==> flow/design.v <==
module SNN(
	clk,
	rst_n,
	in_valid,
	img,
	ker,
	weight,
	out_valid,
	out_data
);
input clk;
input rst_n;
input in_valid;
input [7:0] img;
input [7:0] ker;
input [7:0] weight;
output reg out_valid;
output reg [9:0] out_data;
genvar x, y;
reg [6:0] count_in;
wire [2:0] count_in_x;
wire [1:0] count_in_y;
wire [2:0] count_row;
reg [7:0] image[2:0][5:0];
reg [7:0] kernel[8:0];
reg [7:0] fc_weight[3:0];
reg conv_in_valid;
wire conv_out_valid;
reg [63:0] next_conv_in;
reg [71:0] conv_in;
wire [19:0] conv_out;
wire [7:0] conv_quantize_out;
wire conv_quantize_out_valid;
wire [7:0] max_pool_out;
wire max_pool_out_valid;
wire [16:0] fc_out_1;
wire [16:0] fc_out_2;
wire fc_out_valid;
wire [7:0] fc_quantization_out_1;
wire [7:0] fc_quantization_out_2;
wire fc_quantization_out_valid;
wire [9:0] l1_out;
wire l1_out_valid;
assign count_in_x = count_in % 'd6;
assign count_in_y = (count_in / 'd6) % 'd3;
assign count_row = (count_in / 'd6) % 'd6;
always@(posedge clk or negedge rst_n) begin
	if(!rst_n)
		count_in <= 0;
	else if(in_valid)
		count_in <= count_in + 1;
	else
		count_in <= 0;
end
generate
for(x=0;x<6;x=x+1) begin
	for(y=0;y<3;y=y+1) begin
		always@(posedge clk) begin
			if(x == count_in_x && count_in_y == y)
				image[y][x] <= img;
			else
				image[y][x] <= image[y][x];
		end
	end
end
for(x=0;x<9;x=x+1) begin
	always@(posedge clk) begin
		if(x == count_in)
			kernel[x] <= ker;
		else
			kernel[x] <= kernel[x];
	end
end
for(x=0;x<4;x=x+1) begin
	always@(posedge clk) begin
		if(in_valid && x == count_in)
			fc_weight[x] <= weight;
		else
			fc_weight[x] <= fc_weight[x];
	end
end
endgenerate
wire [23:0] row1;
wire [23:0] row2;
wire [23:0] row3;
assign row1 = {image[0][count_in_x],image[0][count_in_x-1],image[0][count_in_x-2]};
assign row2 = {image[1][count_in_x],image[1][count_in_x-1],image[1][count_in_x-2]};
assign row3 = {image[2][count_in_x],image[2][count_in_x-1],image[2][count_in_x-2]};
always@(*) begin
	case(count_in_y)
	'd2: next_conv_in = {row3[15:0],row2,row1};
	'd0: next_conv_in = {row1[15:0],row3,row2};
	'd1: next_conv_in = {row2[15:0],row1,row3};
	default: next_conv_in = 0;
	endcase
end
always@(*) begin
	if(count_row > 1 && count_in_x > 1)
		conv_in = {img,next_conv_in};
	else
		conv_in = 0;
end
always@(*) begin
	conv_in_valid = count_row > 1 && count_in_x > 1;
end
conv c1(
	.rst_n(rst_n),
	.clk(clk),
	.clk_valid(clk),
	.in_valid(conv_in_valid),
	.kernel({kernel[8],kernel[7],kernel[6],kernel[5],kernel[4],kernel[3],kernel[2],kernel[1],kernel[0]}),
	.image(conv_in),
	.out_valid(conv_out_valid),
	.out(conv_out)
);
quatization_1 q1(
	.rst_n(rst_n),
	.clk(clk),
	.in_valid(conv_out_valid),
	.in(conv_out),
	.out(conv_quantize_out),
	.out_valid(conv_quantize_out_valid)
);
max_pool m1(
	.rst_n(rst_n),
	.clk(clk),
	.in_valid(conv_quantize_out_valid),
	.in(conv_quantize_out),
	.out(max_pool_out),
	.out_valid(max_pool_out_valid)
);
fully_connect fc1(
	.rst_n(rst_n),
	.clk(clk),
	.in_valid(max_pool_out_valid),
	.in(max_pool_out),
	.weight({fc_weight[3],fc_weight[2],fc_weight[1],fc_weight[0]}),
	.out_1(fc_out_1),
	.out_2(fc_out_2),
	.out_valid(fc_out_valid)
);
quatization_2 q2(
	.rst_n(rst_n),
	.clk(clk),
	.in_valid(fc_out_valid),
	.in_1(fc_out_1),
	.in_2(fc_out_2),
	.out_1(fc_quantization_out_1),
	.out_2(fc_quantization_out_2),
	.out_valid(fc_quantization_out_valid)
);
L1_distance l1(
	.rst_n(rst_n),
	.clk(clk),
	.in_valid(fc_quantization_out_valid),
	.in_1(fc_quantization_out_1),
	.in_2(fc_quantization_out_2),
	.out(l1_out),
	.out_valid(l1_out_valid)
);
always@(posedge clk or negedge rst_n) begin
	if(!rst_n) begin
		out_data <= 0;
	end
	else if(l1_out_valid)
		out_data <= l1_out;
	else
		out_data <= 0;
end
always@(posedge clk or negedge rst_n) begin
	if(!rst_n) begin
		out_valid <= 0;
	end
	else
		out_valid <= l1_out_valid;
end
endmodule
module conv(
	input rst_n,
	input clk,
	input clk_valid,
	input in_valid,
	input [71:0] kernel,
	input [71:0] image,
	output reg out_valid,
	output reg [19:0] out
);
wire [15:0] mult_out[8:0];
genvar gen_conv;
generate
for(gen_conv=0;gen_conv<9;gen_conv=gen_conv+1)
	assign mult_out[gen_conv] = kernel[(gen_conv*8)+7:(gen_conv*8)] * image[(gen_conv*8)+7:(gen_conv*8)];
endgenerate
wire [19:0] next_out;
assign next_out = ( (mult_out[0] + mult_out[1]) + (mult_out[2] + mult_out[3]) ) + ( (mult_out[4] + mult_out[5]) + (mult_out[6] + mult_out[7]) + mult_out[8]);
always@(posedge clk) begin
	if(in_valid)
		out <= next_out;
	else
		out <= out;
end
always@(posedge clk_valid or negedge rst_n) begin
	if(!rst_n)
		out_valid <= 0;
	else
		out_valid <= in_valid;
end
endmodule
module quatization_1(
	input rst_n,
	input clk,
	input in_valid,
	input [19:0] in,
	output reg [7:0] out,
	output reg out_valid
);
wire [7:0] next_out;
assign next_out = in / 'd2295;
always@(*) begin
	out = next_out;
end
always@(*) begin
	out_valid = in_valid;
end
endmodule
module max_pool(
	input rst_n,
	input clk,
	input in_valid,
	input [7:0] in,
	output reg [7:0] out,
	output reg out_valid
);
reg [2:0] count_in;
reg [7:0] temp1;
reg [7:0] temp2;
wire [7:0] next_temp;
reg [7:0] cmp_in;
always@(posedge clk or negedge rst_n) begin
	if(!rst_n)
		count_in <= 0;
	else if(in_valid)
		count_in <= count_in + 1;
	else
		count_in <= count_in;
end
always@(posedge clk) begin
	if(in_valid && count_in == 0)
		temp1 <= in;
	else if(in_valid && (count_in == 'd1 || count_in == 'd4))
		temp1 <= next_temp;
	else
		temp1 <= temp1;
end
always@(posedge clk) begin
	if(in_valid && count_in == 'd2)
		temp2 <= in;
	else if(in_valid && (count_in == 'd3 || count_in == 'd6))
		temp2 <= next_temp;
	else
		temp2 <= temp2;
end
always@(*) begin
	case(count_in)
	'd1,'d4,'d5: cmp_in = temp1;
	'd3,'d6,'d7: cmp_in = temp2;
	default: cmp_in = temp1;
	endcase
end
assign next_temp = (cmp_in > in) ? cmp_in : in;
always@(posedge clk) begin
	if(count_in == 'd5 || count_in == 'd7)
		out <= next_temp;
	else
		out <= out;
end
always@(posedge clk or negedge rst_n) begin
	if(!rst_n)
		out_valid <= 0;
	else
		out_valid <= (count_in == 'd5 || count_in == 'd7) && in_valid;
end
endmodule
module fully_connect(
	input rst_n,
	input clk,
	input in_valid,
	input [7:0] in,
	input [31:0] weight,
	output reg [16:0] out_1,
	output reg [16:0] out_2,
	output reg out_valid
);
reg count_in;
wire [15:0] mul_out_1;
wire [15:0] mul_out_2;
reg [7:0] mul_in_1;
reg [7:0] mul_in_2;
reg [15:0] temp1;
reg [15:0] temp2;
always@(posedge clk or negedge rst_n) begin
	if(!rst_n)
		count_in <= 0;
	else if(in_valid)
		count_in <= ~count_in;
	else
		count_in <= count_in;
end
always@(*) begin
	case(count_in)
	'd0: mul_in_1 = weight[7:0];
	'd1: mul_in_1 = weight[23:16];
	endcase
end
always@(*) begin
	case(count_in)
	'd0: mul_in_2 = weight[15:8];
	'd1: mul_in_2 = weight[31:24];
	endcase
end
assign mul_out_1 = mul_in_1 * in;
assign mul_out_2 = mul_in_2 * in;
always@(posedge clk) begin
	if(in_valid)
		temp1 <= mul_out_1;
	else
		temp1 <= temp1;
end
always@(posedge clk) begin
	if(in_valid)
		temp2 <= mul_out_2;
	else
		temp2 <= temp2;
end
always@(*) begin
	if(in_valid && count_in)
		out_1 = mul_out_1 + temp1;
	else
		out_1 = 0;
end
always@(*) begin
	if(in_valid && count_in)
		out_2 = mul_out_2 + temp2;
	else
		out_2 = 0;
end
always@(*) begin
	out_valid = in_valid && count_in;
end
endmodule
module quatization_2(
	input rst_n,
	input clk,
	input in_valid,
	input [16:0] in_1,
	input [16:0] in_2,
	output reg [7:0] out_1,
	output reg [7:0] out_2,
	output reg out_valid
);
always@(*) begin
	out_1 = in_1 / 'd510;
end
always@(*) begin
	out_2 = in_2 / 'd510;
end
always@(*) begin
	out_valid = in_valid;
end
endmodule
module L1_distance(
	input rst_n,
	input clk,
	input in_valid,
	input [7:0] in_1,
	input [7:0] in_2,
	output reg [9:0] out,
	output reg out_valid
);
reg [1:0] count_in;
reg [7:0] temp [3:0];
wire [7:0] next_temp[3:0];
always@(posedge clk or negedge rst_n) begin
	if(!rst_n)
		count_in <= 0;
	else if(in_valid)
		count_in <= count_in + 1;
	else
		count_in <= count_in;
end
always@(posedge clk) begin
	if(in_valid && count_in == 0) begin
		temp[0] <= in_1;
		temp[1] <= in_2;
	end
	else if(in_valid && count_in == 'd1) begin
		temp[2] <= in_1;
		temp[3] <= in_2;
	end
	else begin
		temp[0] <= temp[0];
		temp[1] <= temp[1];
		temp[2] <= temp[2];
		temp[3] <= temp[3];
	end
end
reg [7:0] adder_in_1;
reg [7:0] adder_in_2;
reg [7:0] adder_in_3;
reg [7:0] adder_in_4;
always@(*) begin
	if(count_in == 'd2) begin
		adder_in_1 = (temp[0] > in_1) ? temp[0] - in_1 : in_1 - temp[0];
		adder_in_2 = (temp[1] > in_2) ? temp[1] - in_2 : in_2 - temp[1];
	end
	else begin
		adder_in_1 = 0;
		adder_in_2 = 0;
	end
end
always@(*) begin
	if(count_in == 'd3) begin
		adder_in_3 = (temp[2] > in_1) ? temp[2] - in_1 : in_1 - temp[2];
		adder_in_4 = (temp[3] > in_2) ? temp[3] - in_2 : in_2 - temp[3];
	end
	else begin
		adder_in_3 = 0;
		adder_in_4 = 0;
	end
end
wire [7:0] real_adder_in_1;
wire [7:0] real_adder_in_2;
assign real_adder_in_1 = (count_in == 'd3) ? adder_in_3 : adder_in_1;
assign real_adder_in_2 = (count_in == 'd3) ? adder_in_4 : adder_in_2;
wire [8:0] adder_out;
assign adder_out = real_adder_in_1 + real_adder_in_2;
reg [8:0] temp_out;
always@(posedge clk) begin
	if(count_in == 'd2)
		temp_out <= adder_out;
	else
		temp_out <= temp_out;
end
wire [9:0] sum;
wire [9:0] next_out;
assign sum = adder_out + temp_out;
assign next_out = (sum > 'd15) ? sum : 0;
always@(*) begin
	out = next_out;
end
always@(*) begin
	out_valid = count_in == 'd3 && in_valid;
end
endmodule
==> flow/run.sh <==
#!/bin/bash
# the make line also repeats each setting of config.mk as NAME=value (left out here)
make -C /OpenROAD-flow-scripts/flow DESIGN_CONFIG=/design/flow/config.mk WORK_HOME=/design/flow/orfs CLKGATE_MAP_FILE= finish
==> flow/config.mk <==
export PLATFORM = sky130hd
export DESIGN_NAME = SNN
export DESIGN_NICKNAME = SNN
export VERILOG_FILES = /design/flow/design.v
export SDC_FILE = /design/flow/constraint.sdc
export NUM_CORES = 4
export LEC_CHECK = 0
export CAP_MARGIN = 20
export CORE_MARGIN = 2
export CORE_UTILIZATION = 70
export SETUP_SLACK_MARGIN = 0.55
export SLEW_MARGIN = 20
==> flow/constraint.sdc <==
create_clock -name core_clock -period 17.1 [get_ports {clk}]
set_input_delay 3.4200 -clock core_clock [delete_from_list [all_inputs] [get_ports {clk}]]
set_output_delay 3.4200 -clock core_clock [all_outputs]
set_load 0.01 [all_outputs]
==> summary.txt, run 1 <==
yosys + openroad results -> status complete, but fails checks, violated checks setup timing, Die Ht 289.8 um, area of the mapped netlist around 0.057 mm^2, power per cell area between 70 and 80 mW/mm^2, Clk pwr share a little under a quarter, synth top area cells fa_1, edfxtp_1, ha_1, Buf/Inv on CP 15, Longest Clk Path Bufs 3, Top FF cell, synth edfxtp_1, crit-path most repeated cell buf_4, die area approximately 0.084 mm^2, die span in x roughly 290 um, Slowest cell on crit path nor4_2, Area Overhead vs Synth 9.498%, DR vias/cell approximately 7.4, hold crit path type register to register, number of flops mapped to enable cells by yosys between 300 and 400, Tmin final ~18000 ps, Slew @ Worst Pin about 1300 ps, root buffer cell clkbuf_16, max incr delay on CP 680 ps, area leader, netlist fa_1, number of global-route vias before repair 54.42k, largest net degree at the start of global routing about 75, Seq pwr share between 20 and 25%, Worst Hold Launch m1.count_in[0]$_DFFE_PN0P_, post-place setup slack -652.6 ps, clk_skew 53.32 ps, yosys aoi share between 10% and 20%, Yosys chip area 0.05717 mm^2, hold endpoint m1.count_in[0]$_DFFE_PN0P_, Critical Path Stages roughly 74, DRC 0, DR WL/cell just under 30 um, leakage 28.61 nW, crit path max fanout 14, FP Rows approximately 100, setup ws final -862.2 ps, Ports 38, P_comb about 2.4 mW, # setup viols final 9, 1st-iter DRT viols 9441, Int Power around 2.5 mW, total gr overflow 0, Simple Share, Synth 17.09%, nets around 7.5k, mean post-synth cell area between 8 and 9 um^2, Worst Setup SP fc1.count_in$_DFFE_PN0P_, Max IR drop VDD 0.0001720 V, Comb pwr share a little over half, Sink Count 391, post-route ant nets 0, RR Startpoint fc1.count_in$_DFFE_PN0P_, Pwr Total 4.701 mW, Main power group combinational cells, sequential element share of the synthesized area about a fifth, Distinct lib cells used between 100 and 150, fp_density 70.87%, CTS tree yes, Routed WL between 200 and 250 mm, tool warnings about 79, cells on worst reg2reg path about 74, Max-slew headroom between 10% and 20%, CP top delay family AND-OR/OR-AND gates, cts bufs inserted ~47, routed via count 55.63k, reg-to-reg slack, setup -860 ps, Max Freq between 50 and 60 MHz, Pins Over Slew Limit 0, yosys warning tally 11, Detail Placement HPWL around 150 mm, Pre-antenna DRT Iters 13, Post-Synthesis Cells ~6.4k, PortBufs 37, # Cells Yosys approximately 6.4k, crit path to out_data[0]$_DFF_PN0_, post-route cell area about 0.063 mm^2, Reg clk slew, reported paths about 60 ps, top cells by count inv_1, nand2_1, fa_1, WP data arrival 18480 ps, ys async rst share 6.650%, area of the core 0.08068 mm^2, Hold Violations, Final 0, R2R Path End out_data[0]$_DFF_PN0_, hold path depth 1, Sw Share between 40% and 50%, XORs/XNORs by Area approximately 3.5%, Post-DP Area about 0.059 mm^2, clk pwr ~1.1 mW, most frequent cell after synthesis inv_1, final worst-path cycle share 105.0%, Max-Cap Viols 0, H-tree depth 2, GRT Total Usage about half, Hold Buf Count CTS 0, worst skew pair latency between 600 and 700 ps, P_seq around 1.2 mW, fillers around 4.7k, antenna violations before repair 15, MUX share of area 2.011%, fa+ha+maj area frac around a third, Placer Congestion around 1.1, Post-synth regs a little under 400, endpoint type of the worst setup path register, CP Class register to register, crit start category register, RSZ-0062 raised after global routing true, syn_nets between 7k and 8k, sw power approximately 2.2 mW, Main logic family adder cells, area share, top type 19.96%, first-pass GRT wire length approximately 310 mm, CP Data Required Time ~18000 ps
## per-stage QoR
step	hold WS [ps]	instances	TNS (ps)	utilization (%)
2_1_floorplan	504.6	6362	0	-
3_3_place_gp	539.9	7344	-356.9	73.13
3_5_place_dp	581.0	7344	-5440	73.13
4_1_cts	589.2	7445	0	75.77
5_1_grt	598.4	7516	-16570	77.57
6_report	592.9	7524	-5210	77.60
## final cells by class
type / count / area [um^2] / share of cell area [%]
inverter: 910 / 3427 / 5.474
clock buffer: 63 / 1404 / 2.242
timing repair buffer: 252 / 1999 / 3.194
sequential: 391 / 11610 / 18.55
multi-input combinational: 4811 / 42560 / 67.98
tap: 1060 / 1326 / 2.119
clock inverter: 21 / 235.2 / 0.3757
antenna: 16 / 40.04 / 0.06396
## what timing repair did
item,4_1_cts,5_1_grt
setup buffers,17,63
setup endpoints to repair,21,21
resized,76,205
pin swaps,14,78
## per-layer routing
metal	share of wire (%)	vias to the layer above	track usage (%)
met2	43	5307	76.21
li1	-	22409	-
met5	0.018	-	0
met3	14	1729	14.96
met4	10	6	35.27
met1	33	26179	58.47
==> run 2, diff against run 1 <==
- ABC_AREA: not set -> 1
- CORE_UTILIZATION: 70 -> 72
- CTS_CLUSTER_DIAMETER: not set -> 273
- CTS_CLUSTER_SIZE: not set -> 98
- PLACE_DENSITY: not set -> 0.38
- SETUP_SLACK_MARGIN: 0.55 -> not set
- TNS_END_PERCENT: not set -> 40
- clock period: 17.1 -> 10.3 ns (I/O delays scaled with it)
==> run 2 against run 1 <==
Compared with the run above: the flow now stops in 5_1_grt; die area down 4.3%; synthesized area down 1.7%; synthesized cell count up 14%.
==> summary.txt, run 2 <==
run results: Yosys chip area 0.05622 mm^2 (was 0.05717 mm^2), DP Cell Count 9675 (was 7344), fp_density 72.69% (was 70.87%), Placer Congestion 1.514 (was 1.090), status stopped before the end (was complete, but fails checks), Ports 38 (unchanged), Post-Synthesis Cells 7282 (was 6362), sequential element share of the synthesized area 20.65% (was 20.31%), XORs/XNORs by Area 2.415% (was 3.491%), total gr overflow ~2.0k, number of flops mapped to enable cells by yosys 365 (unchanged), GRT Total Usage between 80% and 90%, die area 0.08034 mm^2 (was 0.08398 mm^2), top cells by count inv_1, nand2_1, nor2_1 (was inv_1, nand2_1, fa_1), most frequent cell after synthesis inv_1 (unchanged), synth top area cells fa_1, edfxtp_1, ha_1 (unchanged), yosys aoi share 12.14% (was 17.74%), stop err [ERROR GRT-0116] Global routing finished with congestion. Check the congestion regions in the DRC Viewer., Longest Clk Path Bufs 3 (unchanged), yosys warning tally 11 (unchanged), Sink Count 391 (unchanged), root buffer cell clkbuf_16 (unchanged), mean post-synth cell area 7.721 um^2 (was 8.987 um^2), Top FF cell, synth edfxtp_1 (unchanged), post-place setup slack -5075 ps (was -652.6 ps), fa+ha+maj area frac 32.02% (was 31.63%), Failed at 5_1_grt, area of the core 0.07734 mm^2 (was 0.08068 mm^2), MUX share of area 0.4540% (was 2.011%), area leader, netlist fa_1 (unchanged), ys async rst share 6.650% (unchanged), Simple Share, Synth 21.09% (was 17.09%), Main logic family adder cells (unchanged), area share, top type 20.30% (was 19.96%), Hold Buf Count CTS 0 (unchanged), die span in x 283.4 um (was 289.8 um), PortBufs 37 (unchanged), cts bufs inserted 7 (was 47), Post-synth regs 391 (unchanged), # Cells Yosys 7282 (was 6362), Distinct lib cells used 66 (was 126), Die Ht 283.4 um (was 289.8 um), area of the mapped netlist 0.05622 mm^2 (was 0.05717 mm^2), Detail Placement HPWL 178.5 mm (was 151.4 mm), H-tree depth 1 (was 2), syn_nets 8406 (was 7486), FP Rows 102 (was 104)
-- run 2: what timing repair did --
action | in CTS
setup endpoints to repair | 45
setup buffers | 99
resized | 343
pin swaps | 206
gates cloned | 2
-- run 2: per-stage QoR --
stage | cell area [um^2] | setup TNS, ps
detailed placement | 69340 | -142550
floorplan | 57330 | -89080
CTS | 71740 | -126230
global placement | 69320 | -110000
-- run 2: per-layer routing --
metal | global-route usage (%) | overflow
met1 | 87.13 | 387
met4 | 81.88 | 481
met5 | 70.65 | 51
met3 | 81.81 | 367
met2 | 97.50 | 734
==> run 3, diff against run 2 <==
- ABC_AREA: 1 -> not set
- CELL_PAD_IN_SITES_GLOBAL_PLACEMENT: not set -> 0
- CORE_ASPECT_RATIO: not set -> 0.53
- CORE_UTILIZATION: 72 -> 70
- CTS_CLUSTER_DIAMETER: 273 -> 250
- CTS_CLUSTER_SIZE: 98 -> 33
- GPL_TIMING_DRIVEN: not set -> 1
- PLACE_DENSITY: 0.38 -> not set
- SETUP_SLACK_MARGIN: not set -> 4.18
- TNS_END_PERCENT: 40 -> 35
- clock period: 10.3 -> 15.2 ns (I/O delays scaled with it)
==> run 3 against run 2 <==
Compared with the run above: the run again fails in 5_1_grt; die area grew 4.7%; synthesized cell count shrank 13%; synthesized area is 1.7% higher.
==> summary.txt, run 3 <==
run results: status stopped before the end (unchanged), Failed at 5_1_grt (unchanged), stop err [ERROR GRT-0116] Global routing finished with congestion. Check the congestion regions in the DRC Viewer. (unchanged), Distinct lib cells used 126 (was 66), Die Ht 212.1 um (was 283.4 um), # Cells Yosys 6362 (was 7282), XORs/XNORs by Area 3.491% (was 2.415%), die span in x 396.6 um (was 283.4 um), Post-Synthesis Cells 6362 (was 7282), Detail Placement HPWL 195.0 mm (was 178.5 mm), ys async rst share 6.650% (unchanged), area leader, netlist fa_1 (unchanged), Main logic family adder cells (unchanged), die area 0.08410 mm^2 (was 0.08034 mm^2), area of the mapped netlist 0.05717 mm^2 (was 0.05622 mm^2), post-place setup slack -1266 ps (was -5075 ps), fa+ha+maj area frac 31.63% (was 32.02%), FP Rows 76 (was 102), area share, top type 19.96% (was 20.30%), MUX share of area 2.011% (was 0.4540%), PortBufs 37 (unchanged), syn_nets 7486 (was 8406), H-tree depth 1 (unchanged), mean post-synth cell area 8.987 um^2 (was 7.721 um^2), area of the core 0.08102 mm^2 (was 0.07734 mm^2), Top FF cell, synth edfxtp_1 (unchanged), root buffer cell clkbuf_16 (unchanged), Yosys chip area 0.05717 mm^2 (was 0.05622 mm^2), fp_density 70.57% (was 72.69%), DP Cell Count 7921 (was 9675), synth top area cells fa_1, edfxtp_1, ha_1 (unchanged), total gr overflow 49, yosys aoi share 17.74% (was 12.14%), sequential element share of the synthesized area 20.31% (was 20.65%), number of flops mapped to enable cells by yosys 365 (unchanged), yosys warning tally 11 (unchanged), GRT Total Usage between 70% and 80%, Post-synth regs 391 (unchanged), most frequent cell after synthesis inv_1 (unchanged), Longest Clk Path Bufs 3 (unchanged), Ports 38 (unchanged), Placer Congestion 1.348 (was 1.514), Sink Count 391 (unchanged), cts bufs inserted 15 (was 7), top cells by count inv_1, nand2_1, fa_1 (was inv_1, nand2_1, nor2_1), Simple Share, Synth 17.09% (was 21.09%)
[run 3: stage by stage]
step	setup TNS, ps	hold slack [ps]	area [um^2]
after floorplan	0	504.6	57950
after global placement	-1853	537.9	63940
after detailed placement	-10640	584.9	63940
after CTS	-1630	608.0	67370
[run 3: timing repair]
item,CTS
hold buffers,0
gates resized,480
setup buffers,93
cloned,0
endpoints found under the setup margin,69
pin swaps,342
[run 3: routing by layer]
layer | GRT overflow | global-route usage (%)
met2 | 21 | 85.35
met3 | 6 | 61.51
met4 | 20 | 55.21
met5 | 0 | 37.67
met1 | 2 | 79.22
==> run 4, diff against run 3 <==
- ABC_AREA: not set -> 1
- CELL_PAD_IN_SITES_GLOBAL_PLACEMENT: 0 -> not set
- CORE_ASPECT_RATIO: 0.53 -> not set
- CORE_UTILIZATION: 70 -> 58
- CTS_CLUSTER_DIAMETER: 250 -> not set
- CTS_CLUSTER_SIZE: 33 -> not set
- GPL_TIMING_DRIVEN: 1 -> not set
- HOLD_SLACK_MARGIN: not set -> -0.09
- PLACE_DENSITY_LB_ADDON: not set -> 0.1
- SETUP_SLACK_MARGIN: 4.18 -> 3.04
- TNS_END_PERCENT: 35 -> not set
- clock period: 15.2 -> 10.3 ns (I/O delays scaled with it)
==> run 4 against run 3 <==
Compared with the run above: the run again fails in 5_1_grt; synthesized area down 1.7%; synthesized cell count rose by 14%; die area rose by 18%.
==> summary.txt, run 4 <==
run results: Sink Count 391 (unchanged), area of the core 0.09642 mm^2 (was 0.08102 mm^2), total gr overflow about 220, Top FF cell, synth edfxtp_1 (unchanged), top cells by count inv_1, nand2_1, nor2_1 (was inv_1, nand2_1, fa_1), MUX share of area 0.4540% (was 2.011%), Die Ht 315.3 um (was 212.1 um), stop err [ERROR GRT-0116] Global routing finished with congestion. Check the congestion regions in the DRC Viewer. (unchanged), fa+ha+maj area frac 32.02% (was 31.63%), syn_nets 8406 (was 7486), Placer Congestion 1.205 (was 1.348), Longest Clk Path Bufs 3 (unchanged), die area 0.09944 mm^2 (was 0.08410 mm^2), Main logic family adder cells (unchanged), XORs/XNORs by Area 2.415% (was 3.491%), area leader, netlist fa_1 (unchanged), area share, top type 20.30% (was 19.96%), GRT Total Usage around 77%, sequential element share of the synthesized area 20.65% (was 20.31%), DP Cell Count 10.13k (was 7921), H-tree depth 2 (was 1), Yosys chip area 0.05622 mm^2 (was 0.05717 mm^2), most frequent cell after synthesis inv_1 (unchanged), fp_density 58.31% (was 70.57%), Ports 38 (unchanged), mean post-synth cell area 7.721 um^2 (was 8.987 um^2), die span in x 315.3 um (was 396.6 um), PortBufs 37 (unchanged), Hold Buf Count CTS 0 (unchanged), ys async rst share 6.650% (unchanged), Post-synth regs 391 (unchanged), Post-Synthesis Cells 7282 (was 6362), root buffer cell clkbuf_16 (unchanged), status stopped before the end (unchanged), Failed at 5_1_grt (unchanged), area of the mapped netlist 0.05622 mm^2 (was 0.05717 mm^2), Simple Share, Synth 21.09% (was 17.09%), # Cells Yosys 7282 (was 6362), number of flops mapped to enable cells by yosys 365 (unchanged), yosys aoi share 12.14% (was 17.74%), synth top area cells fa_1, edfxtp_1, ha_1 (unchanged), Detail Placement HPWL 206.7 mm (was 195.0 mm), FP Rows 114 (was 76), Distinct lib cells used 66 (was 126), cts bufs inserted 49 (was 15), yosys warning tally 11 (unchanged)
-- run 4: timing repair --
item                                    in CTS
gates resized                              673
pin swaps                                  463
cloned                                       4
endpoints found under the setup margin      93
setup buffers                              168
-- run 4: stage by stage --
step                      worst slack, ps  hold WS [ps]  instance area, um^2  setup TNS, ps
after global placement              -4691         532.2                72130        -128040
after CTS                           -4349         568.3                77720        -122920
after floorplan                     -3568         511.1                57690         -87830
after detailed placement            -5353         548.3                72140        -154440
-- run 4: metal layers --
layer / GRT overflow / track usage, %
met5: 2 / 34.52
met3: 16 / 65.17
met4: 92 / 74.01
met2: 106 / 91.73
met1: 2 / 77.75
==> run 5, diff against run 4 <==
- ABC_AREA: 1 -> not set
- CAP_MARGIN: 20 -> 30
- CELL_PAD_IN_SITES_GLOBAL_PLACEMENT: not set -> 0
- CORE_MARGIN: 2 -> 5
- CORE_UTILIZATION: 58 -> 20
- HOLD_SLACK_MARGIN: -0.09 -> not set
- MAX_ROUTING_LAYER: not set -> met4
- MIN_ROUTING_LAYER: not set -> met1
- PLACE_DENSITY_LB_ADDON: 0.1 -> not set
- SETUP_SLACK_MARGIN: 3.04 -> 3.81
- clock period: 10.3 -> 14.2 ns (I/O delays scaled with it)
==> run 5 against run 4 <==
Compared with the run above: now fails the layout checks on setup timing; die area went up to 3.0 times the previous value; synthesized area up 1.7%; synthesized cell count decreased by 13%.
==> summary.txt, run 5 <==
yosys + openroad results -> status complete, but fails checks (was stopped before the end), violated checks setup timing, Worst Setup SP fc1.count_in$_DFFE_PN0P_, worst skew pair latency a little over 700 ps, Tmin final roughly 15000 ps, Sink Count 391 (unchanged), MUX share of area 2.011% (was 0.4540%), P_comb approximately 4 mW, DR vias/cell about 4.7, reg-to-reg slack, setup -970 ps, Int Power between 3 and 4 mW, P_seq between 1 and 1.5 mW, Sw Share about two fifths, Hold Violations, Final 0, fp_density 20.06% (was 58.31%), Clk pwr share around a fifth, cts bufs inserted 50 (was 49), area of the mapped netlist 0.05717 mm^2 (was 0.05622 mm^2), die area 0.2967 mm^2 (was 0.09944 mm^2), setup TNS -7996 ps, DRC 0, sw power roughly 2.8 mW, Pwr Total 6.744 mW, final worst-path cycle share 106.9%, antenna violations before repair 4, Yosys chip area 0.05717 mm^2 (was 0.05622 mm^2), Pre-antenna DRT Iters 10, CP top delay family AND-OR/OR-AND gates, Routed WL approximately 220 mm, sequential element share of the synthesized area 20.31% (was 20.65%), Slew @ Worst Pin ~1100 ps, root buffer cell clkbuf_16 (unchanged), hold endpoint m1.count_in[0]$_DFFE_PN0P_, endpoint type of the worst setup path register, area of the core 0.2850 mm^2 (was 0.09642 mm^2), Ports 38 (unchanged), area share, top type 19.96% (was 20.30%), Die Ht 544.7 um (was 315.3 um), PortBufs 37 (unchanged), 1st-iter DRT viols 4957, # Cells Yosys 6362 (was 7282), first-pass GRT wire length around 330 mm, synth top area cells fa_1, edfxtp_1, ha_1 (unchanged), number of global-route vias before repair 54.13k, Max Freq approximately 66 MHz, fin util 27.27%, CP Class register to register, clk pwr 1.35 mW, tool warnings 79, Max IR drop VDD ~0.00015 V, post-route ant nets 0, Main logic family adder cells (unchanged), Distinct lib cells used 126 (was 66), Post-Synthesis Cells 6362 (was 7282), post-route cell area roughly 0.078 mm^2, max incr delay on CP ~540 ps, Worst Hold Launch m1.count_in[0]$_DFFE_PN0P_, crit path max fanout 6, syn_nets 7486 (was 8406), Max-Cap Viols 0, CP Data Required Time approximately 15000 ps, CTS tree yes, Pins Over Slew Limit 0, RSZ-0062 raised after global routing true, Top FF cell, synth edfxtp_1 (unchanged), Area Overhead vs Synth 35.92%, WP data arrival approximately 16000 ps, Max-slew headroom around 28%, XORs/XNORs by Area 3.491% (was 2.415%), yosys aoi share 17.74% (was 12.14%), Simple Share, Synth 17.09% (was 21.09%), Seq pwr share between 20% and 30%, die span in x 544.7 um (was 315.3 um), ys async rst share 6.650% (unchanged), Critical Path Stages approximately 76, cells on worst reg2reg path roughly 76, hold crit path type register to register, clk_skew ~100 ps, number of flops mapped to enable cells by yosys 365 (unchanged), Detail Placement HPWL 169.8 mm (was 206.7 mm), Comb pwr share approximately three fifths, total gr overflow 0, routed via count ~53k, area leader, netlist fa_1 (unchanged), most frequent cell after synthesis inv_1 (unchanged), RR Startpoint fc1.count_in$_DFFE_PN0P_, GRT Total Usage 14.57%, Post-DP Area 0.06987 mm^2 (was 0.07214 mm^2), top cells by count inv_1, nand2_1, fa_1 (was inv_1, nand2_1, nor2_1), Longest Clk Path Bufs 3 (unchanged), Slowest cell on crit path fa_1, R2R Path End out_data[0]$_DFF_PN0_, H-tree depth 2 (unchanged), setup ws final -974.2 ps, Buf/Inv on CP 11, Post-synth regs 391 (unchanged), mean post-synth cell area 8.987 um^2 (was 7.721 um^2), leakage approximately 34 nW, # setup viols final 12, power per cell area between 80 and 90 mW/mm^2, yosys warning tally 11 (unchanged), Reg clk slew, reported paths 60 ps, Placer Congestion 1.044 (was 1.205), largest net degree at the start of global routing approximately 75, fa+ha+maj area frac 31.63% (was 32.02%), FP Rows 196 (was 114), crit path to out_data[0]$_DFF_PN0_, hold path depth 1, DR WL/cell 19.40 um, nets approximately 8.6k, crit start category register, Main power group combinational cells
run 5: area by class of cell:
class / instances / area (um^2)
repair buffers: 1265 / 10460
multi-input cells: 4812 / 45800
clock buffers: 64 / 1345
clock inverters: 29 / 352.8
diodes: 1 / 2.502
fillers: 30153 / 207300
well taps: 3762 / 4707
inverters: 910 / 3433
flip-flops and latches: 391 / 11610
run 5: what timing repair did:
action                                  4_1_cts  5_1_grt
hold buffers                                  0        0
buffers inserted                            169       67
endpoints found under the setup margin       73       73
gates resized                               469      424
endpoints found under the hold margin         0        0
pin swaps                                   240      277
gates cloned                                  2        0
run 5: through the flow:
| stage | instances | hold slack (ps) | worst slack (ps) |
|---|---|---|---|
| after detailed placement | 10891 | 537.7 | -1218 |
| after global routing | 11233 | 570.7 | -1728 |
| final | 11234 | 548.0 | -974.2 |
| after floorplan | 6362 | 504.6 | -773.0 |
| after global placement | 10885 | 532.9 | -1051 |
| after CTS | 11155 | 545.9 | -661.0 |
run 5: per-layer routing:
| metal | GRT usage [%] | wire length [um] | share of wire (%) | up-vias |
|---|---|---|---|---|
| li1 | - | - | - | 24436 |
| met1 | 17.79 | 88920 | 41 | 26320 |
| met2 | 23.88 | 102300 | 47 | 2025 |
| met3 | 2.105 | 14560 | 6.7 | 561 |
| met4 | 6.556 | 12200 | 5.6 | 0 |
| met5 | - | 0 | 0 | - |
==> run 6, diff against run 5 <==
- CAP_MARGIN: 30 -> 20
- CELL_PAD_IN_SITES_DETAIL_PLACEMENT: not set -> 2
- CORE_MARGIN: 5 -> 9
- CORE_UTILIZATION: 20 -> 32
- CTS_CLUSTER_DIAMETER: not set -> 239
- CTS_CLUSTER_SIZE: not set -> 49
- GPL_TIMING_DRIVEN: not set -> 1
- MAX_ROUTING_LAYER: met4 -> met5
- MIN_ROUTING_LAYER: met1 -> met2
- PLACE_DENSITY_LB_ADDON: not set -> 0.24
- SETUP_SLACK_MARGIN: 3.81 -> not set
- TNS_END_PERCENT: not set -> 15
- clock period: 14.2 -> 11.0 ns (I/O delays scaled with it)
==> run 6 against run 5 <==
Compared with the run above: the flow now stops in 5_1_grt; synthesized cell count stayed put; synthesized area unchanged; die area down 35%.
==> summary.txt, run 6 <==
run results: PortBufs 37 (unchanged), root buffer cell clkbuf_16 (unchanged), XORs/XNORs by Area 3.491% (unchanged), sequential element share of the synthesized area 20.31% (unchanged), # Cells Yosys 6362 (unchanged), die span in x 440.7 um (was 544.7 um), total gr overflow 31, Detail Placement HPWL 259.7 mm (was 169.8 mm), Sink Count 391 (unchanged), Post-DP Area 0.07205 mm^2 (was 0.06987 mm^2), ys async rst share 6.650% (unchanged), MUX share of area 2.011% (unchanged), cts bufs inserted 14 (was 50), Yosys chip area 0.05717 mm^2 (unchanged), FP Rows 154 (was 196), Failed at 5_1_grt, status stopped before the end (was complete, but fails checks), GRT Total Usage about two thirds, Die Ht 440.7 um (was 544.7 um), mean post-synth cell area 8.987 um^2 (unchanged), Distinct lib cells used 126 (unchanged), H-tree depth 1 (was 2), stop err [ERROR GRT-0232] Routing congestion too high. Check the congestion heatmap in the GUI., Top FF cell, synth edfxtp_1 (unchanged), yosys aoi share 17.74% (unchanged), Post-synth regs 391 (unchanged), top cells by count inv_1, nand2_1, fa_1 (unchanged), Simple Share, Synth 17.09% (unchanged), die area 0.1942 mm^2 (was 0.2967 mm^2), fp_density 32.32% (was 20.06%), Ports 38 (unchanged), most frequent cell after synthesis inv_1 (unchanged), Placer Congestion 1.101 (was 1.044), DP Cell Count 10.04k (was 10.89k), Longest Clk Path Bufs 3 (unchanged), area share, top type 19.96% (unchanged), area leader, netlist fa_1 (unchanged), number of flops mapped to enable cells by yosys 365 (unchanged), fa+ha+maj area frac 31.63% (unchanged), syn_nets 7486 (unchanged), area of the core 0.1769 mm^2 (was 0.2850 mm^2), Main logic family adder cells (unchanged), area of the mapped netlist 0.05717 mm^2 (unchanged), synth top area cells fa_1, edfxtp_1, ha_1 (unchanged), Post-Synthesis Cells 6362 (unchanged), yosys warning tally 11 (unchanged)
-- run 6: layer usage --
metal	overflow	track usage [%]
met1	-	-
met2	2	74.08
met3	20	74.74
met4	7	50.99
met5	2	39.54
-- run 6: timing repair --
item                       4_1_cts
resized                        367
setup endpoints to repair       75
hold buffers                     0
pin swaps                      174
hold endpoints to repair         0
buffers inserted                80
-- run 6: through the flow --
stage	util, %	setup slack [ps]	power (mW)
4_1_cts	42.35	-4699	8.191
3_5_place_dp	40.73	-6220	6.885
3_3_place_gp	40.73	-5212	6.518
2_1_floorplan	-	-3976	3.898
==> run 7, diff against run 6 <==
- ABC_AREA: not set -> 1
- CELL_PAD_IN_SITES_DETAIL_PLACEMENT: 2 -> not set
- CELL_PAD_IN_SITES_GLOBAL_PLACEMENT: 0 -> not set
- CORE_MARGIN: 9 -> 2
- CORE_UTILIZATION: 32 -> 70
- CTS_CLUSTER_DIAMETER: 239 -> 365
- CTS_CLUSTER_SIZE: 49 -> 99
- GPL_TIMING_DRIVEN: 1 -> not set
- MAX_ROUTING_LAYER: met5 -> not set
- MIN_ROUTING_LAYER: met2 -> not set
- PLACE_DENSITY: not set -> 0.38
- PLACE_DENSITY_LB_ADDON: 0.24 -> not set
- SETUP_SLACK_MARGIN: not set -> 4.94
- TNS_END_PERCENT: 15 -> 5
- clock period: 11.0 -> 18.1 ns (I/O delays scaled with it)
==> run 7 against run 6 <==
Compared with the run above: the run again fails in 5_1_grt; synthesized cell count is 14% higher; die area is 57% lower; synthesized area is 1.7% lower.
==> summary.txt, run 7 <==
run results: most frequent cell after synthesis inv_1 (unchanged), # Cells Yosys 7282 (was 6362), area of the mapped netlist 0.05622 mm^2 (was 0.05717 mm^2), syn_nets 8406 (was 7486), area leader, netlist fa_1 (unchanged), synth top area cells fa_1, edfxtp_1, ha_1 (unchanged), Post-DP Area 0.05867 mm^2 (was 0.07205 mm^2), DP Cell Count 8325 (was 10.04k), yosys warning tally 11 (unchanged), Post-Synthesis Cells 7282 (was 6362), die span in x 287.4 um (was 440.7 um), MUX share of area 0.4540% (was 2.011%), Post-synth regs 391 (unchanged), H-tree depth 1 (unchanged), mean post-synth cell area 7.721 um^2 (was 8.987 um^2), post-place setup slack 744.5 ps (was -6220 ps), XORs/XNORs by Area 2.415% (was 3.491%), stop err [ERROR GRT-0232] Routing congestion too high. Check the congestion heatmap in the GUI. (unchanged), area share, top type 20.30% (was 19.96%), FP Rows 103 (was 154), Detail Placement HPWL 161.7 mm (was 259.7 mm), Failed at 5_1_grt (unchanged), Yosys chip area 0.05622 mm^2 (was 0.05717 mm^2), GRT Total Usage between 80% and 90%, Placer Congestion 1.188 (was 1.101), Top FF cell, synth edfxtp_1 (unchanged), Main logic family adder cells (unchanged), Ports 38 (unchanged), ys async rst share 6.650% (unchanged), Simple Share, Synth 21.09% (was 17.09%), Sink Count 391 (unchanged), Die Ht 287.4 um (was 440.7 um), Hold Buf Count CTS 0 (unchanged), yosys aoi share 12.14% (was 17.74%), die area 0.08260 mm^2 (was 0.1942 mm^2), status stopped before the end (unchanged), sequential element share of the synthesized area 20.65% (was 20.31%), number of flops mapped to enable cells by yosys 365 (unchanged), PortBufs 37 (unchanged), Longest Clk Path Bufs 3 (unchanged), area of the core 0.07926 mm^2 (was 0.1769 mm^2), fa+ha+maj area frac 32.02% (was 31.63%), Distinct lib cells used 66 (was 126), fp_density 70.94% (was 32.32%), root buffer cell clkbuf_16 (unchanged), cts bufs inserted 7 (was 14), total gr overflow about 280, top cells by count inv_1, nand2_1, nor2_1 (was inv_1, nand2_1, fa_1)
[run 7: through the flow]
stage	power, mW	hold slack, ps
2_1_floorplan	1.775	511.1
3_5_place_dp	2.166	559.9
3_3_place_gp	2.143	542.4
4_1_cts	2.759	592.1
[run 7: per-layer routing]
layer  GRT overflow  global-route usage, %
met5              0                  55.76
met4            104                  78.87
met3             35                  75.56
met2            118                  94.89
met1             23                  82.36
[run 7: what timing repair did]
| action | CTS |
|---|---|
| cloned | 6 |
| resized | 526 |
| setup buffers | 223 |
| setup endpoints to repair | 37 |
| pin swaps | 223 |
==> run 8, diff against run 7 <==
- ABC_AREA: 1 -> not set
- CORE_UTILIZATION: 70 -> 40
- CTS_CLUSTER_DIAMETER: 365 -> not set
- CTS_CLUSTER_SIZE: 99 -> not set
- PLACE_DENSITY: 0.38 -> not set
- SETUP_SLACK_MARGIN: 4.94 -> 4.1
- TNS_END_PERCENT: 5 -> not set
- clock period: 18.1 -> 16.5 ns (I/O delays scaled with it)
==> run 8 against run 7 <==
Compared with the run above: the run now finishes clean; synthesized cell count fell by 13%; synthesized area rose by 1.7%; die area is 77% higher.
==> summary.txt, run 8 <==
yosys + openroad results -> Post-DP Area 0.06081 mm^2 (was 0.05867 mm^2), Worst Setup SP fc1.count_in$_DFFE_PN0P_, area leader, netlist fa_1 (unchanged), Slowest cell on crit path fa_1, Clk pwr share roughly 23%, GRT Total Usage 26.69%, cells on worst reg2reg path 75, Ports 38 (unchanged), crit path max fanout 7, XORs/XNORs by Area 3.491% (was 2.415%), Simple Share, Synth 17.09% (was 21.09%), CP Class register to register, fp_density 40.33% (was 70.94%), crit start category register, Comb pwr share between 50% and 60%, H-tree depth 2 (was 1), number of global-route vias before repair between 50k and 60k, Top FF cell, synth edfxtp_1 (unchanged), Critical Path Stages 75, largest net degree at the start of global routing roughly 75, crit path to out_data[0]$_DFF_PN0_, Longest Clk Path Bufs 3 (unchanged), R2R Path End out_data[0]$_DFF_PN0_, Detail Placement HPWL 151.0 mm (was 161.7 mm), clk_skew around 38 ps, hold path depth 1, Die Ht 382.1 um (was 287.4 um), Gate Area 0.04539 mm^2, post-route cell area between 0.06 and 0.07 mm^2, cts bufs inserted 52 (was 7), post-route ant nets 0, DR WL/cell between 20 and 25 um, status timing/DRC/antenna clean (was stopped before the end), antenna violations before repair 5, total gr overflow 0, CP Data Required Time between 15000 and 20000 ps, Max-slew headroom 19.26%, worst skew pair latency between 600 and 700 ps, Pre-antenna DRT Iters 10, mean post-synth cell area 8.987 um^2 (was 7.721 um^2), reg-to-reg slack, setup around 1100 ps, die span in x 382.1 um (was 287.4 um), final worst-path cycle share around 93%, CTS tree yes, syn_nets 7486 (was 8406), fillers roughly 13k, yosys warning tally 11 (unchanged), endpoint type of the worst setup path register, Sw Share 43.67%, Main power group combinational cells, nets between 7k and 8k, Seq pwr share a little under a quarter, CP top delay family AND-OR/OR-AND gates, root buffer cell clkbuf_16 (unchanged), Yosys chip area 0.05717 mm^2 (was 0.05622 mm^2), most frequent cell after synthesis inv_1 (unchanged), Placer Congestion 1.048 (was 1.188), P_seq between 1 and 1.5 mW, Int Power approximately 3.0 mW, power per cell area between 70 and 80 mW/mm^2, # Cells Yosys 6362 (was 7282), first-pass GRT wire length between 300 and 400 mm, ys async rst share 6.650% (unchanged), fa+ha+maj area frac 31.63% (was 32.02%), Buf/Inv on CP 10, sequential element share of the synthesized area 20.31% (was 20.65%), Slew @ Worst Pin 1207 ps, # setup viols final 0, sw power 2.292 mW, clk pwr roughly 1.2 mW, Max IR drop VDD approximately 0.00010 V, DRC 0, hold crit path type register to register, max incr delay on CP ~560 ps, RR Startpoint fc1.count_in$_DFFE_PN0P_, top cells by count inv_1, nand2_1, fa_1 (was inv_1, nand2_1, nor2_1), 1st-iter DRT viols 5685, Main logic family adder cells (unchanged), area share, top type 19.96% (was 20.30%), leakage slightly above 30 nW, Hold Violations, Final 0, non-filler cells, final 8628, Reg clk slew, reported paths about 60 ps, Storage cell area about 0.012 mm^2, Sink Count 391 (unchanged), Post-synth regs 391 (unchanged), WP data arrival roughly 16000 ps, tool warnings between 70 and 80, Routed WL between 200 and 250 mm, P_comb 2.87 mW, number of flops mapped to enable cells by yosys 365 (unchanged), DP Cell Count 8194 (was 8325), die area 0.1460 mm^2 (was 0.08260 mm^2), area of the mapped netlist 0.05717 mm^2 (was 0.05622 mm^2), area of the core 0.1418 mm^2 (was 0.07926 mm^2), routed via count about 52k, Pins Over Slew Limit 0, Max-Cap Viols 0, DR vias/cell approximately 6.0, Worst Hold Launch m1.count_in[0]$_DFFE_PN0P_, synth top area cells fa_1, edfxtp_1, ha_1 (unchanged), yosys aoi share 17.74% (was 12.14%), Hold Buf Count CTS 0 (unchanged), Pwr Total approximately 5.2 mW, MUX share of area 2.011% (was 0.4540%), FP Rows 138 (was 103), Distinct lib cells used 126 (was 66), Post-Synthesis Cells 6362 (was 7282), RSZ-0062 raised after global routing true, setup TNS 0 ps, Max Freq roughly 65 MHz, hold endpoint m1.count_in[0]$_DFFE_PN0P_, Area Overhead vs Synth 20.69%, PortBufs 37 (unchanged), Tmin final approximately 15000 ps
-- run 8: layout make-up --
cell class	count	area share, %
multi-input combinational	4813	65.78
timing repair buffer	526	6.388
clock buffer	59	1.938
antenna	1	0.003627
tap	1890	3.427
sequential	391	16.84
clock inverter	38	0.6292
inverter	910	4.996
-- run 8: layer usage --
metal	vias up	wire length (um)	track usage, %	share of wire, %
met1	25506	80650	34.37	40
met2	2462	92300	43.15	46
met3	587	17030	4.940	8.4
li1	22977	-	-	-
met5	-	0	0	0
met4	0	11730	12.88	5.8
-- run 8: metrics by stage --
| step | utilization (%) | setup slack [ps] | hold slack (ps) |
|---|---|---|---|
| after detailed placement | 42.90 | -171.9 | 540.0 |
| after floorplan | - | 1527 | 504.6 |
| after global placement | 42.89 | 45.53 | 538.0 |
| after CTS | 46.68 | 1366 | 552.2 |
| after global routing | 48.67 | 254.3 | 585.1 |
| final | 48.68 | 1086 | 551.6 |
-- run 8: timing repair --
action / 4_1_cts / 5_1_grt
pin swaps: 209 / 253
setup buffers: 204 / 128
endpoints found under the setup margin: 60 / 59
gates cloned: 3 / 1
gates resized: 403 / 357
==> run 9, diff against run 8 <==
- ABC_AREA: not set -> 1
- CAP_MARGIN: 20 -> 0
- CORE_ASPECT_RATIO: not set -> 0.7
- CORE_UTILIZATION: 40 -> 70
- CTS_CLUSTER_DIAMETER: not set -> 365
- CTS_CLUSTER_SIZE: not set -> 99
- PLACE_DENSITY: not set -> 0.38
- SETUP_SLACK_MARGIN: 4.1 -> -1.24
- TNS_END_PERCENT: not set -> 15
- clock period: 16.5 -> 12.9 ns (I/O delays scaled with it)
==> run 9 against run 8 <==
Compared with the run above: the run now fails in 5_1_grt; synthesized cell count is 14% higher; synthesized area is 1.7% lower; die area is 43% lower.
==> summary.txt, run 9 <==
run results: status stopped before the end (was timing/DRC/antenna clean), Failed at 5_1_grt, stop err [ERROR GRT-0116] Global routing finished with congestion. Check the congestion regions in the DRC Viewer., Yosys chip area 0.05622 mm^2 (was 0.05717 mm^2), most frequent cell after synthesis inv_1 (unchanged), fp_density 71.09% (was 40.33%), yosys aoi share 12.14% (was 17.74%), cts bufs inserted 7 (was 52), Detail Placement HPWL 186.9 mm (was 151.0 mm), PortBufs 37 (unchanged), Sink Count 391 (unchanged), Die Ht 241.1 um (was 382.1 um), GRT Total Usage between 60% and 70%, fa+ha+maj area frac 32.02% (was 31.63%), total gr overflow 6, post-place setup slack -3085 ps (was -171.9 ps), Simple Share, Synth 21.09% (was 17.09%), Top FF cell, synth edfxtp_1 (unchanged), yosys warning tally 11 (unchanged), Distinct lib cells used 66 (was 126), FP Rows 86 (was 138), MUX share of area 0.4540% (was 2.011%), sequential element share of the synthesized area 20.65% (was 20.31%), Main logic family adder cells (unchanged), # Cells Yosys 7282 (was 6362), area leader, netlist fa_1 (unchanged), die span in x 342.7 um (was 382.1 um), number of flops mapped to enable cells by yosys 365 (unchanged), Placer Congestion 1.373 (was 1.048), area share, top type 20.30% (was 19.96%), Post-synth regs 391 (unchanged), synth top area cells fa_1, edfxtp_1, ha_1 (unchanged), Ports 38 (unchanged), die area 0.08264 mm^2 (was 0.1460 mm^2), Post-Synthesis Cells 7282 (was 6362), mean post-synth cell area 7.721 um^2 (was 8.987 um^2), area of the core 0.07909 mm^2 (was 0.1418 mm^2), area of the mapped netlist 0.05622 mm^2 (was 0.05717 mm^2), XORs/XNORs by Area 2.415% (was 3.491%), syn_nets 8406 (was 7486), H-tree depth 1 (was 2), top cells by count inv_1, nand2_1, nor2_1 (was inv_1, nand2_1, fa_1), ys async rst share 6.650% (unchanged), root buffer cell clkbuf_16 (unchanged), Longest Clk Path Bufs 3 (unchanged)
[run 9: metrics by stage]
stage	cell area, um^2	hold slack [ps]	cells
floorplan	56600	511.1	7282
CTS	68400	592.2	9524
detailed placement	66770	569.1	9441
global placement	66760	545.9	9441
[run 9: repair_timing]
action                     in CTS
gates resized                 255
hold endpoints to repair        0
cloned                          2
buffers inserted               83
pin swaps                     146
hold buffers                    0
setup endpoints to repair      29
[run 9: metal layers]
metal,GRT usage (%),overflow
met5,31.77,0
met4,54.60,4
met3,47.14,2
met2,83.59,0
met1,68.51,0
==> run 10, diff against run 9 <==
- CAP_MARGIN: 0 -> 20
- CELL_PAD_IN_SITES_GLOBAL_PLACEMENT: not set -> 0
- CORE_ASPECT_RATIO: 0.7 -> 1.82
- CORE_UTILIZATION: 70 -> 66
- CTS_CLUSTER_DIAMETER: 365 -> 250
- CTS_CLUSTER_SIZE: 99 -> 33
- GPL_TIMING_DRIVEN: not set -> 1
- PLACE_DENSITY: 0.38 -> not set
- SETUP_SLACK_MARGIN: -1.24 -> not set
- TNS_END_PERCENT: 15 -> 35
- clock period: 12.9 -> 13.7 ns (I/O delays scaled with it)
==> run 10 against run 9 <==
Compared with the run above: the run again fails in 5_1_grt; synthesized area unchanged; die area increased by 6.1%; synthesized cell count unchanged.
==> summary.txt, run 10 <==
run results: status stopped before the end (unchanged), Failed at 5_1_grt (unchanged), stop err [ERROR GRT-0116] Global routing finished with congestion. Check the congestion regions in the DRC Viewer. (unchanged), yosys aoi share 12.14% (unchanged), # Cells Yosys 7282 (unchanged), Die Ht 397.7 um (was 241.1 um), GRT Total Usage around 84%, Main logic family adder cells (unchanged), mean post-synth cell area 7.721 um^2 (unchanged), FP Rows 144 (was 86), Post-DP Area 0.06792 mm^2 (was 0.06677 mm^2), PortBufs 37 (unchanged), area leader, netlist fa_1 (unchanged), ys async rst share 6.650% (unchanged), sequential element share of the synthesized area 20.65% (unchanged), cts bufs inserted 15 (was 7), XORs/XNORs by Area 2.415% (unchanged), fp_density 66.53% (was 71.09%), H-tree depth 1 (unchanged), Placer Congestion 1.477 (was 1.373), number of flops mapped to enable cells by yosys 365 (unchanged), synth top area cells fa_1, edfxtp_1, ha_1 (unchanged), root buffer cell clkbuf_16 (unchanged), DP Cell Count 9514 (was 9441), Longest Clk Path Bufs 3 (unchanged), Simple Share, Synth 21.09% (unchanged), Post-synth regs 391 (unchanged), Distinct lib cells used 66 (unchanged), MUX share of area 0.4540% (unchanged), syn_nets 8406 (unchanged), fa+ha+maj area frac 32.02% (unchanged), total gr overflow 3227, most frequent cell after synthesis inv_1 (unchanged), Top FF cell, synth edfxtp_1 (unchanged), yosys warning tally 11 (unchanged), post-place setup slack -1810 ps (was -3085 ps), Detail Placement HPWL 206.7 mm (was 186.9 mm), Post-Synthesis Cells 7282 (unchanged), Yosys chip area 0.05622 mm^2 (unchanged), top cells by count inv_1, nand2_1, nor2_1 (unchanged), die area 0.08764 mm^2 (was 0.08264 mm^2), Sink Count 391 (unchanged), area of the mapped netlist 0.05622 mm^2 (unchanged), Ports 38 (unchanged), area share, top type 20.30% (unchanged), die span in x 220.3 um (was 342.7 um), area of the core 0.08450 mm^2 (was 0.07909 mm^2)
-- run 10: metal layers --
layer  overflow  GRT usage (%)
met5          5          26.84
met4        755          93.06
met3         16          60.89
met2       2433          109.5
met1         18          76.89
-- run 10: timing repair --
action / in CTS
endpoints found under the setup margin: 28
pin swaps: 288
resized: 452
hold buffers: 0
gates cloned: 5
buffers inserted: 128
==> run 11, diff against run 10 <==
- ABC_AREA: 1 -> not set
- CORE_ASPECT_RATIO: 1.82 -> not set
- CORE_UTILIZATION: 66 -> 61
- TNS_END_PERCENT: 35 -> 15
- clock period: 13.7 -> 11.0 ns (I/O delays scaled with it)
==> run 11 against run 10 <==
Compared with the run above: the run again fails in 5_1_grt; synthesized area rose by 1.7%; synthesized cell count shrank 13%; die area grew 9.8%.
==> summary.txt, run 11 <==
run results: FP Rows 112 (was 144), Failed at 5_1_grt (unchanged), fp_density 61.44% (was 66.53%), number of flops mapped to enable cells by yosys 365 (unchanged), area share, top type 19.96% (was 20.30%), GRT Total Usage 67.88%, Post-Synthesis Cells 6362 (was 7282), root buffer cell clkbuf_16 (unchanged), Sink Count 391 (unchanged), mean post-synth cell area 8.987 um^2 (was 7.721 um^2), die area 0.09619 mm^2 (was 0.08764 mm^2), Post-synth regs 391 (unchanged), sequential element share of the synthesized area 20.31% (was 20.65%), Top FF cell, synth edfxtp_1 (unchanged), DP Cell Count 8887 (was 9514), MUX share of area 2.011% (was 0.4540%), stop err [ERROR GRT-0116] Global routing finished with congestion. Check the congestion regions in the DRC Viewer. (unchanged), H-tree depth 1 (unchanged), Hold Buf Count CTS 0 (unchanged), Detail Placement HPWL 194.5 mm (was 206.7 mm), PortBufs 37 (unchanged), most frequent cell after synthesis inv_1 (unchanged), Ports 38 (unchanged), area of the mapped netlist 0.05717 mm^2 (was 0.05622 mm^2), Distinct lib cells used 126 (was 66), yosys aoi share 17.74% (was 12.14%), Yosys chip area 0.05717 mm^2 (was 0.05622 mm^2), fa+ha+maj area frac 31.63% (was 32.02%), area of the core 0.09305 mm^2 (was 0.08450 mm^2), Main logic family adder cells (unchanged), top cells by count inv_1, nand2_1, fa_1 (was inv_1, nand2_1, nor2_1), status stopped before the end (unchanged), cts bufs inserted 15 (unchanged), area leader, netlist fa_1 (unchanged), XORs/XNORs by Area 3.491% (was 2.415%), synth top area cells fa_1, edfxtp_1, ha_1 (unchanged), die span in x 310.2 um (was 220.3 um), syn_nets 7486 (was 8406), total gr overflow ~270, Longest Clk Path Bufs 3 (unchanged), ys async rst share 6.650% (unchanged), yosys warning tally 11 (unchanged), Die Ht 310.2 um (was 397.7 um), # Cells Yosys 6362 (was 7282), Placer Congestion 1.091 (was 1.477), Simple Share, Synth 17.09% (was 21.09%)
run 11: per-stage QoR:
stage | TNS [ps] | utilization (%) | worst slack (ps) | hold slack, ps | cell area [um^2]
global placement | -115070 | 75.32 | -4193 | 534.0 | 70080
floorplan | -109450 | - | -3976 | 504.6 | 57610
detailed placement | -147370 | 75.32 | -5218 | 570.2 | 70090
CTS | -105770 | 78.35 | -4277 | 586.1 | 72900
run 11: per-layer routing:
layer  overflow  GRT usage, %
met1         10         70.60
met2        153         86.22
met3         17         49.80
met4         85         60.18
met5          0         27.50
run 11: repair_timing:
item	in CTS
resized	375
buffers inserted	75
endpoints found under the setup margin	67
pin swaps	233
gates cloned	1
==> run 12, diff against run 11 <==
- CAP_MARGIN: 20 -> 5
- CELL_PAD_IN_SITES_DETAIL_PLACEMENT: not set -> 2
- CELL_PAD_IN_SITES_GLOBAL_PLACEMENT: 0 -> not set
- CORE_ASPECT_RATIO: not set -> 0.81
- CORE_MARGIN: 2 -> 4
- CORE_UTILIZATION: 61 -> 18
- CTS_CLUSTER_DIAMETER: 250 -> not set
- CTS_CLUSTER_SIZE: 33 -> 12
- GPL_ROUTABILITY_DRIVEN: not set -> 0
- GPL_TIMING_DRIVEN: 1 -> not set
- PLACE_DENSITY_LB_ADDON: not set -> 0.09
- TNS_END_PERCENT: 15 -> 45
- clock period: 11.0 -> 9.59 ns (I/O delays scaled with it)
==> run 12 against run 11 <==
Compared with the run above: the layout now fails its checks (setup timing); synthesized cell count unchanged; synthesized area unchanged; die area grew to 3.4 times the previous value.
==> summary.txt, run 12 <==
yosys + openroad results -> Hold Violations, Final 0, crit-path most repeated cell buf_4, P_seq approximately 2.0 mW, final worst-path cycle share 162.3%, Buf/Inv on CP 15, Gate Area roughly 0.046 mm^2, ys async rst share 6.650% (unchanged), Hold Buf Count CTS 0 (unchanged), H-tree depth 2 (was 1), DRC 0, DR vias/cell about 4.6, setup TNS -205330 ps, syn_nets 7486 (unchanged), MUX share of area 2.011% (unchanged), Main logic family adder cells (unchanged), Ports 38 (unchanged), Pins Over Slew Limit 0, Worst Hold Launch m1.count_in[0]$_DFFE_PN0P_, Clk pwr share 21.2%, Max-slew headroom 27.99%, sequential element share of the synthesized area 20.31% (unchanged), antenna violations before repair 16, Seq pwr share 18.0%, top cells by count inv_1, nand2_1, fa_1 (unchanged), yosys aoi share 17.74% (unchanged), area leader, netlist fa_1 (unchanged), R2R Path End out_data[3]$_DFF_PN0_, Max-Cap Viols 0, Simple Share, Synth 17.09% (unchanged), RSZ-0062 raised after global routing true, hold path depth 1, crit start category register, CTS tree yes, Post-Synthesis Cells 6362 (unchanged), clk_skew a little under 60 ps, Slowest cell on crit path fa_1, fillers 35.14k, Yosys chip area 0.05717 mm^2 (unchanged), # setup viols final ~75, minimum hold slack around 560 ps, die area 0.3268 mm^2 (was 0.09619 mm^2), WP data arrival roughly 16000 ps, Die Ht 515.2 um (was 310.2 um), PortBufs 37 (unchanged), hold crit path type register to register, violated checks setup timing, synth top area cells fa_1, edfxtp_1, ha_1 (unchanged), crit path to out_data[3]$_DFF_PN0_, area share, top type 19.96% (unchanged), Int Power 6.499 mW, fa+ha+maj area frac 31.63% (unchanged), hold endpoint m1.count_in[0]$_DFFE_PN0P_, nets about 9.4k, Area Overhead vs Synth 49.66%, area of the mapped netlist 0.05717 mm^2 (unchanged), yosys warning tally 11 (unchanged), DR WL/cell 23.19 um, FP Rows 185 (was 112), max incr delay on CP 540 ps, largest net degree at the start of global routing between 50 and 60, # Cells Yosys 6362 (unchanged), fin util a little over a quarter, reg-to-reg slack, setup -5970 ps, tool warnings 79, CP Class register to register, RR Startpoint fc1.count_in$_DFFE_PN0P_, setup ws final -5975 ps, Max Freq around 64 MHz, Critical Path Stages 78, clk pwr between 2 and 2.5 mW, XORs/XNORs by Area 3.491% (unchanged), leakage slightly below 40 nW, Post-synth regs 391 (unchanged), routed via count roughly 57k, Reg clk slew, reported paths approximately 60 ps, crit path max fanout 8, first-pass GRT wire length around 430 mm, Max IR drop VDD approximately 0.00014 V, most frequent cell after synthesis inv_1 (unchanged), number of global-route vias before repair approximately 64k, cells on worst reg2reg path approximately 78, Storage cell area 0.01161 mm^2, cts bufs inserted 56 (was 15), power per cell area 129.9 mW/mm^2, GRT Total Usage 17.47%, Pwr Total about 11 mW, fp_density 18.15% (was 61.44%), area of the core 0.3150 mm^2 (was 0.09305 mm^2), post-route ant nets 0, number of flops mapped to enable cells by yosys 365 (unchanged), root buffer cell clkbuf_16 (unchanged), sw power about 4.6 mW, P_comb just under 7 mW, Worst Setup SP fc1.count_in$_DFFE_PN0P_, Sw Share about two fifths, CP Data Required Time between 10000 and 15000 ps, Tmin final between 15000 and 20000 ps, 1st-iter DRT viols between 4k and 5k, Longest Clk Path Bufs 3 (unchanged), endpoint type of the worst setup path register, status complete, but fails checks (was stopped before the end), total gr overflow 0, Detail Placement HPWL 242.9 mm (was 194.5 mm), Top FF cell, synth edfxtp_1 (unchanged), Sink Count 391 (unchanged), Distinct lib cells used 126 (unchanged), Main power group combinational cells, Comb pwr share between 60% and 70%, Slew @ Worst Pin between 1000 and 1500 ps, die span in x 634.2 um (was 310.2 um), CP top delay family AND-OR/OR-AND gates, mean post-synth cell area 8.987 um^2 (unchanged), Routed WL 291.1 mm, worst skew pair latency approximately 750 ps, Pre-antenna DRT Iters 9
[run 12: metal layers]
layer  up-vias  routed length (um)  track usage (%)
met4         0                6143            3.412
met1     29535              143900            25.68
li1      26147                   -                -
met3       283               14150            2.306
met5         -                   0                0
met2      1326              126900            27.17
[run 12: layout make-up]
cell class	count	share of cell area [%]
multi-input cells	4811	53.54
repair buffers	2125	20.32
flip-flops and latches	391	13.57
well taps	4207	6.152
inverters	910	4.021
clock buffers	58	1.670
clock inverters	47	0.7048
diodes	6	0.01755
[run 12: metrics by stage]
stage	cells	instance area [um^2]	worst slack [ps]
finish	12555	85560	-5975
global route	12550	85550	-6919
CTS	12476	83430	-5745
detailed placement	12272	78060	-6555
global placement	12272	78050	-6308
floorplan	6362	58140	-5383
[run 12: repair_timing]
item,CTS,global route
setup buffers,111,84
gates resized,504,309
pin swaps,281,301
setup endpoints to repair,77,77
No activity file was given, so power comes from the tool's default toggle rates.
